## ConvEngine
module ConvEngine (
    input         clk,
    input         rst,
    input  [31:0] DMAport,        
    input         acc_enable,     
    input         acc_clear,      
    output [31:0] result          
);
For scale: ~3400 cells after synthesis, roughly 180 flip-flops, ~36000 um2 of cells after synthesis.
clock: 10.0 ns
lec_check: 0
cap_margin: 35
cell_pad_in_sites_detail_placement: 2
cell_pad_in_sites_global_placement: 3
core_margin: 5
core_utilization: 72
cts_cluster_diameter: 204
gpl_timing_driven: 1
place_density_lb_addon: 0.26
setup_slack_margin: 2.63
slew_margin: 20
tns_end_percent: 75
run.sh (not shown) runs the stock make flow with config.mk's settings and CLKGATE_MAP_FILE=.
The first run ended with an error in global placement without I/O (3_1_place_gp_skip_io) on FLW-0024.
==> next run, changes <==
ABC_AREA = 1   (was unset)
CELL_PAD_IN_SITES_GLOBAL_PLACEMENT = 1   (was 3)
GPL_ROUTABILITY_DRIVEN = 0   (was unset)
MIN_ROUTING_LAYER = met2   (was unset)
Effect: This time the run aborted during detailed placement (3_5_place_dp) (DPL-0033); area after synthesis is higher by a few percent; die area is higher by a few percent; synthesized cell count is higher by a quarter to a third.
==> next run, changes <==
ABC_AREA = unset   (was 1)
CAP_MARGIN = 20   (was 35)
CELL_PAD_IN_SITES_DETAIL_PLACEMENT = unset   (was 2)
CELL_PAD_IN_SITES_GLOBAL_PLACEMENT = unset   (was 1)
CORE_MARGIN = 2   (was 5)
CTS_CLUSTER_DIAMETER = unset   (was 204)
GPL_ROUTABILITY_DRIVEN = unset   (was 0)
GPL_TIMING_DRIVEN = unset   (was 1)
MAX_ROUTING_LAYER = met4   (was unset)
MIN_ROUTING_LAYER = unset   (was met2)
PLACE_DENSITY_LB_ADDON = 0.06   (was 0.26)
SETUP_SLACK_MARGIN = 1.93   (was 2.63)
TNS_END_PERCENT = unset   (was 75)
What happened:
- Now the flow passed the timing, design-rule and antenna checks
- synthesized area decreases by 2.5%
- synthesized cell count decreases by 19%
- die area decreases by 7.3%

========
ConvEngine again, from the RTL that the note above started with.
Settings: LEC_CHECK=0, CAP_MARGIN=15, CELL_PAD_IN_SITES_DETAIL_PLACEMENT=1, CORE_ASPECT_RATIO=0.66, CORE_MARGIN=9, CORE_UTILIZATION=42, CTS_CLUSTER_SIZE=73, GPL_ROUTABILITY_DRIVEN=0, GPL_TIMING_DRIVEN=1, SETUP_SLACK_MARGIN=0.65, SLEW_MARGIN=20, TNS_END_PERCENT=70; clock period 10.0 ns.
The baseline produced a clean layout.
==> next run, changes <==
- CAP_MARGIN: 15 -> 35
- CELL_PAD_IN_SITES_DETAIL_PLACEMENT: 1 -> default
- CELL_PAD_IN_SITES_GLOBAL_PLACEMENT: default -> 3
- CORE_ASPECT_RATIO: 0.66 -> default
- CORE_MARGIN: 9 -> 2
- CORE_UTILIZATION: 42 -> 72
- CTS_CLUSTER_SIZE: 73 -> default
- GPL_ROUTABILITY_DRIVEN: 0 -> default
- GPL_TIMING_DRIVEN: 1 -> 0
- PLACE_DENSITY_LB_ADDON: default -> 0.26
- SETUP_SLACK_MARGIN: 0.65 -> 2.63
- TNS_END_PERCENT: 70 -> default
=> The new run aborted during global placement without I/O, error FLW-0024; die size decreases by 47%; synthesized cell count is unchanged; synthesized area does not change.
==> next run, changes <==
- CAP_MARGIN: 35 -> 15
- CELL_PAD_IN_SITES_GLOBAL_PLACEMENT: 3 -> default
- CORE_UTILIZATION: 72 -> 40
- PLACE_DENSITY_LB_ADDON: 0.26 -> default
- SETUP_SLACK_MARGIN: 2.63 -> 0.65
- TNS_END_PERCENT: default -> 15
This time the run finished clean.
Die area goes up by about 80%.
Area after synthesis stays the same.
Synthesized cell count is unchanged.
==> next run, changes <==
- ABC_AREA: default -> 0
- CAP_MARGIN: 15 -> 25
- CELL_PAD_IN_SITES_GLOBAL_PLACEMENT: default -> 3
- CORE_UTILIZATION: 40 -> 25
- CTS_CLUSTER_DIAMETER: default -> 367
- CTS_CLUSTER_SIZE: default -> 100
- GPL_TIMING_DRIVEN: 0 -> default
- PLACE_DENSITY: default -> 0.81
- SETUP_SLACK_MARGIN: 0.65 -> default
- TNS_END_PERCENT: 15 -> 25
After rerunning: Routed wire length came out higher by 7.2%; setup slack got worse by 0.24 ns; worst hold slack is better by 0.041 ns; critical path depth shrinks by 1; clock skew went up by 0.011 ns; synthesized cell count is unchanged; cell area came out higher by 1.9%; die area came out higher by 59%; utilization drops by 16 points.

========
## v6
Starting RTL as in the previous note.
make LEC_CHECK=0 ABC_AREA=1 CAP_MARGIN=20 CORE_ASPECT_RATIO=0.7 CORE_MARGIN=2 CORE_UTILIZATION=72 CTS_CLUSTER_DIAMETER=233 CTS_CLUSTER_SIZE=100 PLACE_DENSITY=0.43 SETUP_SLACK_MARGIN=1.36 SLEW_MARGIN=20 finish   # period 10.9 ns
> inputs changed (v6 -> v38)
==> flow/config.mk <==
export PLATFORM = sky130hd
export DESIGN_NAME = ConvEngine
export DESIGN_NICKNAME = ConvEngine
export VERILOG_FILES = /design/flow/design.v
export SDC_FILE = /design/flow/constraint.sdc
export NUM_CORES = 4
export LEC_CHECK = 0
export CAP_MARGIN = 20
export CORE_MARGIN = 2
export CORE_UTILIZATION = 40
export SLEW_MARGIN = 20
==> flow/constraint.sdc <==
create_clock -name core_clock -period 9.49 [get_ports {clk}]
set_input_delay 1.8980 -clock core_clock [delete_from_list [all_inputs] [get_ports {clk}]]
set_output_delay 1.8980 -clock core_clock [all_outputs]
set_load 0.01 [all_outputs]
Notes after the runs:
- Worst slack at placement, v38 and v6: larger value in v6
- Comparing chip area estimate from yosys synthesis for v38 and v6, the bigger number came from v6.
- Taking v6 as the reference point, the area of the die of v38 rises by about 70%.
- The horizontal die size of v38 exceeds that of v6 by 11%.
- v38 against v6: design area up about 1.3%, worst setup slack down 1440 ps.
- As far as number of setup violations in the final report goes, v38 and v6 are indistinguishable; the numbers are identical.
- Synthesized cell count (higher): v6
- The core of v38 is less densely filled than that of v6.
Changes in v42 relative to v38:
--- a/flow/config.mk
+++ b/flow/config.mk
@@ -9,3 +9,5 @@
 export CORE_MARGIN = 2
-export CORE_UTILIZATION = 40
+export CORE_UTILIZATION = 72
+export CTS_CLUSTER_SIZE = 96
 export SLEW_MARGIN = 20
+export TNS_END_PERCENT = 10
==> flow/constraint.sdc <==
create_clock -name core_clock -period 6.68 [get_ports {clk}]
set_input_delay 1.3360 -clock core_clock [delete_from_list [all_inputs] [get_ports {clk}]]
set_output_delay 1.3360 -clock core_clock [all_outputs]
set_load 0.01 [all_outputs]
Summary of v38 and v42: one run falls short of a clean finish, namely v42. v42 -> stages 100% | layout checks FAIL | setup timing. For v38, the highest metal layer with signal wires was met5, unlike v42, where it was met4. Going from v38 to v42, core area -about 45%, total wire length +about 15%, worst hold slack -8.8 ps.
The following lists how v8 was set up differently from v42:
--- a/flow/config.mk
+++ b/flow/config.mk
@@ -7,2 +7,3 @@
 export LEC_CHECK = 0
+export ABC_AREA = 1
 export CAP_MARGIN = 20
@@ -10,2 +11,3 @@
 export CORE_UTILIZATION = 72
+export CTS_CLUSTER_DIAMETER = 373
 export CTS_CLUSTER_SIZE = 96
==> flow/constraint.sdc <==
create_clock -name core_clock -period 5.59 [get_ports {clk}]
set_input_delay 1.1180 -clock core_clock [delete_from_list [all_inputs] [get_ports {clk}]]
set_output_delay 1.1180 -clock core_clock [all_outputs]
set_load 0.01 [all_outputs]
--- outcome ---
Across v42 and v8, no clean finish was achieved. [flow] v42 | stages: complete | final checks: fail | reason: setup timing. The highest metal layer used by the detailed router comes out met4 in one run and met5 in the other, namely in v42 and v8 respectively. Post-synthesis area per instance (v8 over v42): decrease, 17%. Sequential cell count came out exactly the same in v8 and v42. Taking v42 as the reference, in v8 count of non-CTS buffers in the layout increased about 16%; area of the synthesized netlist per yosys stat increased about 2.5%.
